// top_logic
module top_logic(  
		clk,
		rst,
		frz,
		level,
		Dout,
		vsync,
		hsync,
		VGA_R,
		VGA_G,
		VGA_B,
		BTNU,
		BTND,
		BTNL,
		BTNR,
        seven_seg,
        sel,
        pattern_select,
         I_spi_miso,
         O_spi_sck,
         O_spi_cs,
         O_spi_mosi
);
make LEC_CHECK=0 ABC_AREA=1 CAP_MARGIN=20 CORE_ASPECT_RATIO=0.5 CORE_MARGIN=2 CORE_UTILIZATION=72 CTS_CLUSTER_DIAMETER=324 CTS_CLUSTER_SIZE=95 HOLD_SLACK_MARGIN=0.29 SLEW_MARGIN=20 TNS_END_PERCENT=40 finish   # period 7.37 ns
run.sh (not shown) runs the stock make flow with config.mk's settings and CLKGATE_MAP_FILE=.
The first run died in global routing (5_1_grt), error GRT-0116.
Then changed:
--- a/flow/config.mk
+++ b/flow/config.mk
@@ -10 +9,0 @@
-export CORE_ASPECT_RATIO = 0.5
@@ -13,3 +12,3 @@
-export CTS_CLUSTER_DIAMETER = 324
-export CTS_CLUSTER_SIZE = 95
-export HOLD_SLACK_MARGIN = 0.29
+export CTS_CLUSTER_DIAMETER = 254
+export PLACE_DENSITY = 0.35
+export SETUP_SLACK_MARGIN = 1.64
@@ -17 +15,0 @@
-export TNS_END_PERCENT = 40
==> flow/constraint.sdc (replaced) <==
create_clock -name core_clock -period 13.1 [get_ports {clk}]
set_input_delay 2.6200 -clock core_clock [delete_from_list [all_inputs] [get_ports {clk}]]
set_output_delay 2.6200 -clock core_clock [all_outputs]
set_load 0.01 [all_outputs]
The new run ran to the end with no violations.
Synthesized area does not change.
Die area hardly moves.
Synthesized cell count does not change.
Then changed:
--- a/flow/config.mk
+++ b/flow/config.mk
@@ -8 +7,0 @@
-export ABC_AREA = 1
@@ -12,3 +11 @@
-export CTS_CLUSTER_DIAMETER = 254
-export PLACE_DENSITY = 0.35
-export SETUP_SLACK_MARGIN = 1.64
+export SETUP_SLACK_MARGIN = -0.87
==> flow/constraint.sdc (replaced) <==
create_clock -name core_clock -period 11.5 [get_ports {clk}]
set_input_delay 2.3000 -clock core_clock [delete_from_list [all_inputs] [get_ports {clk}]]
set_output_delay 2.3000 -clock core_clock [all_outputs]
set_load 0.01 [all_outputs]
=> This time the run produced a layout that fails on negative setup slack; synthesized area shrinks by 4.6%; wire length shrinks by 2.8%; clock skew grows by 0.013 ns; register-to-register slack gets worse by 2.4 ns; core utilization grows by 2.7 points.

========
Starting RTL as in the previous note.
clock: 9.17 ns
lec_check: 0
abc_area: 1
cap_margin: 5
core_aspect_ratio: 0.56
core_margin: 2
core_utilization: 66
slew_margin: 20
tns_end_percent: 5
The baseline produced a layout that fails on setup timing.
Rerun with:
- CAP_MARGIN: 5 -> 20
- CELL_PAD_IN_SITES_GLOBAL_PLACEMENT: default -> 1
- CORE_ASPECT_RATIO: 0.56 -> default
- CORE_UTILIZATION: 66 -> 58
- TNS_END_PERCENT: 5 -> default
- clock period: 9.17 -> 20.0 ns (I/O delays scaled with it)
Outcome: Now the flow finished clean; clock-buffer cell count does not change; final cell count goes down by roughly a tenth; maximum frequency shrinks by roughly a tenth; first-iteration DRC count falls by well over a third; hold slack gets worse by 0.033 ns; wire length is lower by about a fifth; synthesized cell count does not change; setup slack improves by 8.8 ns; die size went up by roughly a tenth; non-clock buffer count shrinks by 1910; critical path depth went down by 3.
Rerun with:
- CELL_PAD_IN_SITES_GLOBAL_PLACEMENT: 1 -> default
- CORE_UTILIZATION: 58 -> 72
- CTS_CLUSTER_DIAMETER: default -> 324
- CTS_CLUSTER_SIZE: default -> 95
- TNS_END_PERCENT: default -> 40
- clock period: 20.0 -> 7.37 ns (I/O delays scaled with it)
What happened:
- The new run aborted during global routing (5_1_grt) with GRT-0232
- die area came out lower by 19%
- synthesized area stays the same
- synthesized cell count is unchanged
Rerun with:
- ABC_AREA: 1 -> 0
- CTS_CLUSTER_DIAMETER: 324 -> default
- CTS_CLUSTER_SIZE: 95 -> default
- PLACE_DENSITY: default -> 0.35
- SETUP_SLACK_MARGIN: default -> 1.64
- TNS_END_PERCENT: 40 -> default
- clock period: 7.37 -> 9.39 ns (I/O delays scaled with it)
This time the run reached the layout checks and failed them: setup timing.
Synthesized area is lower by 4.6%.
Die area is lower by 4.5%.
Synthesized cell count is lower by 14%.

========
epsilon:
top_logic again, from the RTL that the note above started with.
Design top_logic, start of the top module:
module top_logic(  
		clk,
		rst,
		frz,
		level,
		Dout,
		vsync,
		hsync,
		VGA_R,
		VGA_G,
		VGA_B,
		BTNU,
		BTND,
		BTNL,
		BTNR,
        seven_seg,
        sel,
        pattern_select,
         I_spi_miso,
         O_spi_sck,
         O_spi_cs,
         O_spi_mosi
);
export LEC_CHECK = 0
export ABC_AREA = 1
export CAP_MARGIN = 20
export CELL_PAD_IN_SITES_GLOBAL_PLACEMENT = 1
export CORE_MARGIN = 4
export CORE_UTILIZATION = 15
export CTS_CLUSTER_DIAMETER = 328
export GPL_ROUTABILITY_DRIVEN = 0
export PLACE_DENSITY_LB_ADDON = 0.05
export SETUP_SLACK_MARGIN = -0.55
export SLEW_MARGIN = 20
export TNS_END_PERCENT = 5
create_clock -name core_clock -period 20.0 [get_ports {clk}]
Input-level comparison between beta and epsilon:
Settings: removing CTS_CLUSTER_DIAMETER (formerly 328); changing CORE_UTILIZATION from 15 to 63; removing CELL_PAD_IN_SITES_GLOBAL_PLACEMENT (formerly 1); removing GPL_ROUTABILITY_DRIVEN (formerly 0); changing SETUP_SLACK_MARGIN from -0.55 to 3.95; removing TNS_END_PERCENT (formerly 5); removing PLACE_DENSITY_LB_ADDON (formerly 0.05); removing ABC_AREA (formerly 1); changing CORE_MARGIN from 4 to 2; changing the clock period (ns, I/O delays scaled along) from 20.0 to 14.8.
Notes after the runs:
Between epsilon and beta, the count of multi-input gates is lower for beta. beta — number of antenna violations at the first check in global routing 32 lower, epsilon as reference. Compared with epsilon, beta shows count of filler cells inserted in the layout lower by 72,054. From epsilon to beta the numbers moved as follows: time the final worst path needs with I/O delays and setup went down by 1.67 ns, met3 routed wirelength increased by 110% relative to the old numbers, critical path depth in cells now sits lower. Combinational gate area shrinks slightly when moving from epsilon to beta. Count of non-filler cells in the finished layout: beta < epsilon. beta has less setup slack than epsilon.
